// apb_top
module apb_top(
    input        pclk,
    input        presetn,
    input        start,
    input        write,
    input [31:0] addr,
    input [31:0] wdata,
    input [3:0]  strb,
    input [2:0]  prot,
    output [31:0] rdata,
    output        done,
    output        error
);
Settings: LEC_CHECK=0, ABC_AREA=0, CAP_MARGIN=30, CORE_ASPECT_RATIO=1.03, CORE_MARGIN=2, CORE_UTILIZATION=70, CTS_CLUSTER_DIAMETER=356, CTS_CLUSTER_SIZE=14, GPL_ROUTABILITY_DRIVEN=1, PLACE_DENSITY_LB_ADDON=0.05, SETUP_SLACK_MARGIN=0.37, SLEW_MARGIN=30; clock period 2.42 ns.
run.sh (not shown) runs the stock make flow with config.mk's settings and CLKGATE_MAP_FILE=.
The first run passed the timing, DRC and antenna checks.
Rerun with:
Settings changed: ABC_AREA 0 to 1, CAP_MARGIN 30 to 20, CORE_ASPECT_RATIO 1.03 to unset, CORE_UTILIZATION 70 to 68, CTS_CLUSTER_DIAMETER 356 to unset, CTS_CLUSTER_SIZE 14 to unset, GPL_ROUTABILITY_DRIVEN 1 to unset, PLACE_DENSITY_LB_ADDON 0.05 to unset, SETUP_SLACK_MARGIN 0.37 to unset, SLEW_MARGIN 30 to 20, TNS_END_PERCENT set to 5.
Clock period 2.42 ns to 1.63 ns, I/O delays scaled along.
The changed run produced a layout that fails on negative setup slack; routed wire length goes up by 7.3%; core utilization goes down by 2.5 points; cell area came out lower by 3.9%; global-route usage came out higher by 3.6 points; area after synthesis falls by 4.6%; combinational power goes up by 73%.
Rerun with:
Settings changed: CORE_UTILIZATION 68 to 40, CTS_CLUSTER_DIAMETER set to 201, CTS_CLUSTER_SIZE set to 23, MIN_ROUTING_LAYER set to met1, SETUP_SLACK_MARGIN set to 0.4, TNS_END_PERCENT 5 to unset.
Clock period 1.63 ns to 4.0 ns, I/O delays scaled along.
This time the run finished with timing, DRC and antenna clean.
Utilization is lower by 40 points.
Area after synthesis does not change.
Sequential share of layout area goes up by 4.8 points.
Global-route usage decreases by 15 points.
Sequential power shrinks by well over a third.
Sequential cell count is unchanged.
Worst hold slack improves by 0.025 ns.
Rerun with:
Settings changed: CORE_UTILIZATION 40 to 70, CTS_CLUSTER_DIAMETER 201 to unset, CTS_CLUSTER_SIZE 23 to 38, HOLD_SLACK_MARGIN set to 0.3, MIN_ROUTING_LAYER met1 to unset, SETUP_SLACK_MARGIN 0.4 to 0.17.
Clock period 4.0 ns to 1.66 ns, I/O delays scaled along.
Result: This time the run finished but failed the layout checks on negative setup slack; design area is higher by 15%; hold slack gains 0.020 ns; setup slack loses 1.8 ns; count of clock-buffer cells in the layout is higher by 38; routed wire length is higher by 34%; sequential cell count stays the same; critical path depth is higher by 5; synthesized area stays the same.
Rerun with:
Settings changed: ABC_AREA 1 to unset, CTS_CLUSTER_SIZE 38 to 32, HOLD_SLACK_MARGIN 0.3 to unset, SETUP_SLACK_MARGIN 0.17 to unset.
Clock period 1.66 ns to 1.67 ns, I/O delays scaled along.
The changed run finished but fails on negative setup slack.
Non-clock buffer count grows by 7.
Core utilization increases by 2.1 points.
Total power stays flat.
Wire length climbs by 1.6%.
Global-route usage shrinks by 2.2 points.
Final area went up by 8.3%.
Worst setup slack got worse by 0.11 ns.
Sequential share of layout area fell by 3.5 points.
Clock skew is lower by 0.0031 ns.
Die area is higher by 4.7%.
Rerun with:
Settings changed: ABC_AREA set to 1, CORE_UTILIZATION 70 to 68, CTS_CLUSTER_DIAMETER set to 400, CTS_CLUSTER_SIZE 32 to unset.
Clock period 1.67 ns to 1.66 ns, I/O delays scaled along.
The changed run finished but failed the layout checks on negative setup slack. Hold slack got worse by 0.029 ns. Synthesized cell count goes up by 66%. Total power goes down by 2.6%. Utilization goes down by 6.3 points. Non-clock buffer count goes down by 28. Setup slack improved by 0.31 ns. Final area goes down by 9.0%. Register-to-register slack improved by 0.31 ns.


Starting RTL as in the previous note.
Settings: LEC_CHECK=0, ABC_AREA=1, CAP_MARGIN=0, CELL_PAD_IN_SITES_DETAIL_PLACEMENT=1, CORE_ASPECT_RATIO=1.01, CORE_MARGIN=4, CORE_UTILIZATION=16, CTS_CLUSTER_DIAMETER=173, CTS_CLUSTER_SIZE=12, GPL_ROUTABILITY_DRIVEN=1, HOLD_SLACK_MARGIN=0.29, MAX_ROUTING_LAYER=met4, MIN_ROUTING_LAYER=met1, PLACE_DENSITY_LB_ADDON=0.29, SETUP_SLACK_MARGIN=0.43, SLEW_MARGIN=30, TNS_END_PERCENT=15; clock period 5.04 ns.
The baseline went through all stages and came out clean.
==> next run, changes <==
- ABC_AREA: 1 -> default
- CAP_MARGIN: 0 -> 20
- CELL_PAD_IN_SITES_DETAIL_PLACEMENT: 1 -> default
- CORE_ASPECT_RATIO: 1.01 -> default
- CORE_MARGIN: 4 -> 2
- CORE_UTILIZATION: 16 -> 20
- CTS_CLUSTER_DIAMETER: 173 -> default
- CTS_CLUSTER_SIZE: 12 -> default
- GPL_ROUTABILITY_DRIVEN: 1 -> default
- HOLD_SLACK_MARGIN: 0.29 -> default
- MAX_ROUTING_LAYER: met4 -> default
- MIN_ROUTING_LAYER: met1 -> default
- PLACE_DENSITY_LB_ADDON: 0.29 -> default
- SETUP_SLACK_MARGIN: 0.43 -> default
- SLEW_MARGIN: 30 -> 20
- TNS_END_PERCENT: 15 -> default
- clock period: 5.04 -> 5.75 ns (I/O delays scaled with it)
Outcome:
- wire length went down by about 20%
- sequential power falls by about 6.4%
- core utilization is higher by 5.2 points
- worst setup slack gains 0.71 ns
- power shrinks by about 2%


== v34 ==
apb_top again, from the RTL that the note above started with.
export LEC_CHECK = 0
export CAP_MARGIN = 20
export CELL_PAD_IN_SITES_DETAIL_PLACEMENT = 1
export CORE_MARGIN = 2
export CORE_UTILIZATION = 40
export CTS_CLUSTER_DIAMETER = 243
export GPL_ROUTABILITY_DRIVEN = 0
export HOLD_SLACK_MARGIN = 0.28
export SLEW_MARGIN = 20
create_clock -name core_clock -period 4.42 [get_ports {pclk}]
Modified inputs, v17 compared to v34
--- a/flow/config.mk
+++ b/flow/config.mk
@@ -7,9 +7,5 @@
 export LEC_CHECK = 0
 export CAP_MARGIN = 20
-export CELL_PAD_IN_SITES_DETAIL_PLACEMENT = 1
 export CORE_MARGIN = 2
 export CORE_UTILIZATION = 40
-export CTS_CLUSTER_DIAMETER = 243
-export GPL_ROUTABILITY_DRIVEN = 0
-export HOLD_SLACK_MARGIN = 0.28
 export SLEW_MARGIN = 20
==> flow/constraint.sdc <==
create_clock -name core_clock -period 3.0 [get_ports {pclk}]
set_input_delay 0.6000 -clock core_clock [delete_from_list [all_inputs] [get_ports {pclk}]]
set_output_delay 0.6000 -clock core_clock [all_outputs]
set_load 0.01 [all_outputs]
==> results <==
Reported for v17 and v34, distinct cell type count after synthesis turned out identical to the last digit.
Compare v17 and v34 | iteration count of the initial detailed-routing pass lower: v17
Clock buffer count was higher in v17 than in v34.
Final standard cell area without fillers in v17 vs v34: up 1.2%
v17 vs. v34: final cell count went up by 48.
Changes observed in v17 relative to v34: total design power increased by about 44% relative to the old numbers, time the worst path needs with I/O delays and setup decreased by 950 ps relative to the old numbers, share of total power in combinational logic increased by 1.6 points relative to the old numbers, clock network fraction of design power decreased by 1.6 points relative to the old numbers, slew at the pin closest to its max-slew limit decreased by 190 ps relative to the old numbers.
Setup changes, v17 to v44
--- a/flow/config.mk
+++ b/flow/config.mk
@@ -8,4 +8,4 @@
 export CAP_MARGIN = 20
 export CORE_MARGIN = 2
-export CORE_UTILIZATION = 40
+export CORE_UTILIZATION = 46
 export SLEW_MARGIN = 20
Notes after the runs:
- The lower reg2reg setup slack of v44 and v17 is in v44.
- Against v17 as the reference, v44 delivers a higher final design utilization.
- Re overall die height: v44 is 15 microns down on v17.
- In the flow results for v44 and v17, the combinational cell fraction of total power is larger on v17.
- Changes observed in v44 relative to v17: global-route usage saw an increase, biggest cell delay along the critical path saw an increase.
- Power deteriorates in v44 relative to v17.
- Compared with v17, v44 shows area enclosed by the die boundary lower by about 13%.
#### Input delta (v7 over v44)
--- a/flow/config.mk
+++ b/flow/config.mk
@@ -8,4 +8,8 @@
 export CAP_MARGIN = 20
 export CORE_MARGIN = 2
-export CORE_UTILIZATION = 46
+export CORE_UTILIZATION = 67
+export CTS_CLUSTER_DIAMETER = 242
+export CTS_CLUSTER_SIZE = 30
+export MAX_ROUTING_LAYER = met4
+export SETUP_SLACK_MARGIN = 0.64
 export SLEW_MARGIN = 20
==> flow/constraint.sdc <==
create_clock -name core_clock -period 2.15 [get_ports {pclk}]
set_input_delay 0.4300 -clock core_clock [delete_from_list [all_inputs] [get_ports {pclk}]]
set_output_delay 0.4300 -clock core_clock [all_outputs]
set_load 0.01 [all_outputs]
Final checks on v7, whose flow otherwise completed, came back failing, citing setup timing.
What v7 reported for sum of routed wire segments on met1 has to be multiplied by 0.892 to get the figure for v44.
Area share of buffers outside the clock network came out higher on v7 than on v44.
A slowest cell on the critical path of sky130_fd_sc_hd__nor4_1 is what v44 shows, while sky130_fd_sc_hd__dfrtp_1 belongs to v7.
v7: number of buffers inserted to repair setup after CTS higher than v44
Summary — register share of the cell area, v7 relative to v44: lower, by 2.9 points.
Number of H-tree branching levels | v7 below v44
Worst slack on hold paths in v7 is 440 ps higher than in v44
Going from v44 to v7, the number of clock-tree buffers in the layout was found to have gone down by about 65%.
Looking only at maximum fanout along the worst path, and setting everything else aside, the higher value of v7 and v44 goes to v44.
| die outline area | v7 vs v44 | about 30% lower |
For v3, these inputs were changed with respect to v7:
--- a/flow/config.mk
+++ b/flow/config.mk
@@ -8,8 +8,5 @@
 export CAP_MARGIN = 20
 export CORE_MARGIN = 2
-export CORE_UTILIZATION = 67
-export CTS_CLUSTER_DIAMETER = 242
-export CTS_CLUSTER_SIZE = 30
-export MAX_ROUTING_LAYER = met4
-export SETUP_SLACK_MARGIN = 0.64
+export CORE_UTILIZATION = 40
+export HOLD_SLACK_MARGIN = 0.28
 export SLEW_MARGIN = 20
==> flow/constraint.sdc <==
create_clock -name core_clock -period 4.42 [get_ports {pclk}]
set_input_delay 0.8840 -clock core_clock [delete_from_list [all_inputs] [get_ports {pclk}]]
set_output_delay 0.8840 -clock core_clock [all_outputs]
set_load 0.01 [all_outputs]
--- outcome ---
v3: full flow OK, the timing, DRC and antenna checks passed. Changes observed in v3 relative to v7: count of cells along the worst register-to-register path barely changed; instance area at placement fell about 5.4%; count of cell types in the netlist neither gained nor lost much; global-route met2 utilization lower. Summary — global-route wire length before repair, v3 relative to v7: higher, by 1300 microns. Clock power (v3 vs. v7) increases by a few percent.
The following lists how v51 was set up differently from v3:
--- a/flow/config.mk
+++ b/flow/config.mk
@@ -8,5 +8,6 @@
 export CAP_MARGIN = 20
 export CORE_MARGIN = 2
-export CORE_UTILIZATION = 40
-export HOLD_SLACK_MARGIN = 0.28
+export CORE_UTILIZATION = 67
+export CTS_CLUSTER_DIAMETER = 242
+export CTS_CLUSTER_SIZE = 30
 export SLEW_MARGIN = 20
==> flow/constraint.sdc <==
create_clock -name core_clock -period 3.44 [get_ports {pclk}]
set_input_delay 0.6880 -clock core_clock [delete_from_list [all_inputs] [get_ports {pclk}]]
set_output_delay 0.6880 -clock core_clock [all_outputs]
set_load 0.01 [all_outputs]
--- outcome ---
- v51: flow completed, timing, DRC and antenna clean
- In the reports for v3 and v51, the larger required time of the critical path belongs to v3.
- Taking v3 as the reference, in v51 sum of overflow across all layers after global routing shows no meaningful change, area overhead of the layout relative to synthesis shows a reduction of 7.5 points, number of logic stages on the critical path including buffering shows a reduction of 2, placer's final routability congestion estimate shows an increase of 0.058.
- Termination of the worst setup path = slave0.prdata[10]$_DFFE_PN0P_: v3; termination of the worst setup path = slave0.regfile[2][9]$_DFFE_PN0P_: v51
- v3 → v51: clock period minus worst slack fell 720 ps, overall routing resource usage rose 9.7 points.


Setup of build 21:
apb_top again, from the RTL that the note above started with.
==> flow/config.mk <==
export PLATFORM = sky130hd
export DESIGN_NAME = apb_top
export DESIGN_NICKNAME = apb_top
export VERILOG_FILES = /design/flow/design.v
export SDC_FILE = /design/flow/constraint.sdc
export NUM_CORES = 4
export LEC_CHECK = 0
export ABC_AREA = 0
export CAP_MARGIN = 0
export CORE_ASPECT_RATIO = 1.03
export CORE_MARGIN = 2
export CORE_UTILIZATION = 72
export CTS_CLUSTER_DIAMETER = 356
export CTS_CLUSTER_SIZE = 15
export GPL_ROUTABILITY_DRIVEN = 1
export PLACE_DENSITY_LB_ADDON = 0.05
export SETUP_SLACK_MARGIN = -0.18
export SLEW_MARGIN = 30
==> flow/constraint.sdc <==
create_clock -name core_clock -period 1.71 [get_ports {pclk}]
set_input_delay 0.3420 -clock core_clock [delete_from_list [all_inputs] [get_ports {pclk}]]
set_output_delay 0.3420 -clock core_clock [all_outputs]
set_load 0.01 [all_outputs]
Ran to the end and failed final checks on negative setup slack: build 21.
[inputs] build 98 vs build 21
- TNS_END_PERCENT newly set to 10
- ABC_AREA changed from 0 to 1
- PLACE_DENSITY_LB_ADDON removed (was 0.05)
- CAP_MARGIN changed from 0 to 20
- GPL_ROUTABILITY_DRIVEN removed (was 1)
- HOLD_SLACK_MARGIN newly set to 0.29
- CTS_CLUSTER_DIAMETER changed from 356 to 400
- SLEW_MARGIN changed from 30 to 20
- SETUP_SLACK_MARGIN removed (was -0.18)
- CORE_ASPECT_RATIO removed (was 1.03)
- the clock period (ns, I/O delays scaled along) changed from 1.71 to 1.67
==> results <==
To summarise build 98: no stage aborted, but the layout did not pass its checks, failing on negative setup slack. Build 21: all stages done; final checks FAILED (negative setup slack). When build 98 is set beside build 21, its synthesized cell count turns out to be 779 larger. Taking build 21 as the reference point, the global placer's final weighted congestion of build 98 rises by 6.2%. Build 21 → build 98: global-route wire length before repair rose 2.9%, final worst setup slack up 0.21 ns, signed area change from the synthesized netlist to the final layout saw a decrease, number of tap cells added at floorplan -5.0%. Looking at worst setup path startpoint, the master.paddr[10] result is from build 21; the master.paddr[21] one comes from build 98. Against build 21, area reported by Yosys stat in build 98 fell by a few percent. Final cell utilization of the core in build 98 is 2.6 points lower than in build 21.
Inputs modified between build 98 and build 82:
- CTS_CLUSTER_DIAMETER: 400 -> 242
- ABC_AREA: 1 -> unset
- CTS_CLUSTER_SIZE: 15 -> 30
- TNS_END_PERCENT: 10 -> 5
- HOLD_SLACK_MARGIN: 0.29 -> -0.08
- the clock period (ns, I/O delays scaled along): 1.67 -> 3.44
==> results <==
- Build 82: done, clean on timing, DRC and antenna
- Diff build 98 -> build 82: number of placement rows shows an increase of 2; total setup buffers inserted after CTS shows a reduction of 9; final routed wirelength across all metal layers moved down.
- Compared with build 98, build 82 has extra setup slack.
- Compared with build 98, in build 82 total core area now larger, global-route wire length before repair now sits lower.
> inputs changed (build 82 -> build 22)
- setting ABC_AREA to 1 for the first time
- removing CTS_CLUSTER_SIZE (formerly 30)
- changing CTS_CLUSTER_DIAMETER from 242 to 400
- removing HOLD_SLACK_MARGIN (formerly -0.08)
- setting SETUP_SLACK_MARGIN to -0.11 for the first time
- removing TNS_END_PERCENT (formerly 5)
- setting PLACE_DENSITY to 0.39 for the first time
- changing the clock period (ns, I/O delays scaled along) from 3.44 to 1.66
Required time at the endpoint of the critical path: build 22 < build 82
The worst setup slack before clock tree synthesis of build 22 is lower than that of build 82.
When the final numbers for build 22 and build 82 were put side by side, the final instance area turned out to be greater in build 22.
Per the comparison of build 22 with build 82, top-level I/O count neither gained nor lost much, count of distinct cell types in the synthesized netlist dropped 8, non-clock buffer count increased about 90%, cell total in the yosys stat output has increased.
What the final checks of build 22 revealed, after a flow that finished every stage, was a layout that fails on negative setup slack.
Slowest stage cell on the critical path = nor4_1: build 82; slowest stage cell on the critical path = o21ai_0: build 22
Delta (build 22 minus build 82): layout inverter count without the clock tree higher; footprint of the flip-flops and latches saw little to no change.
Power figures rest on the tool's default switching activity, not on a simulated workload.
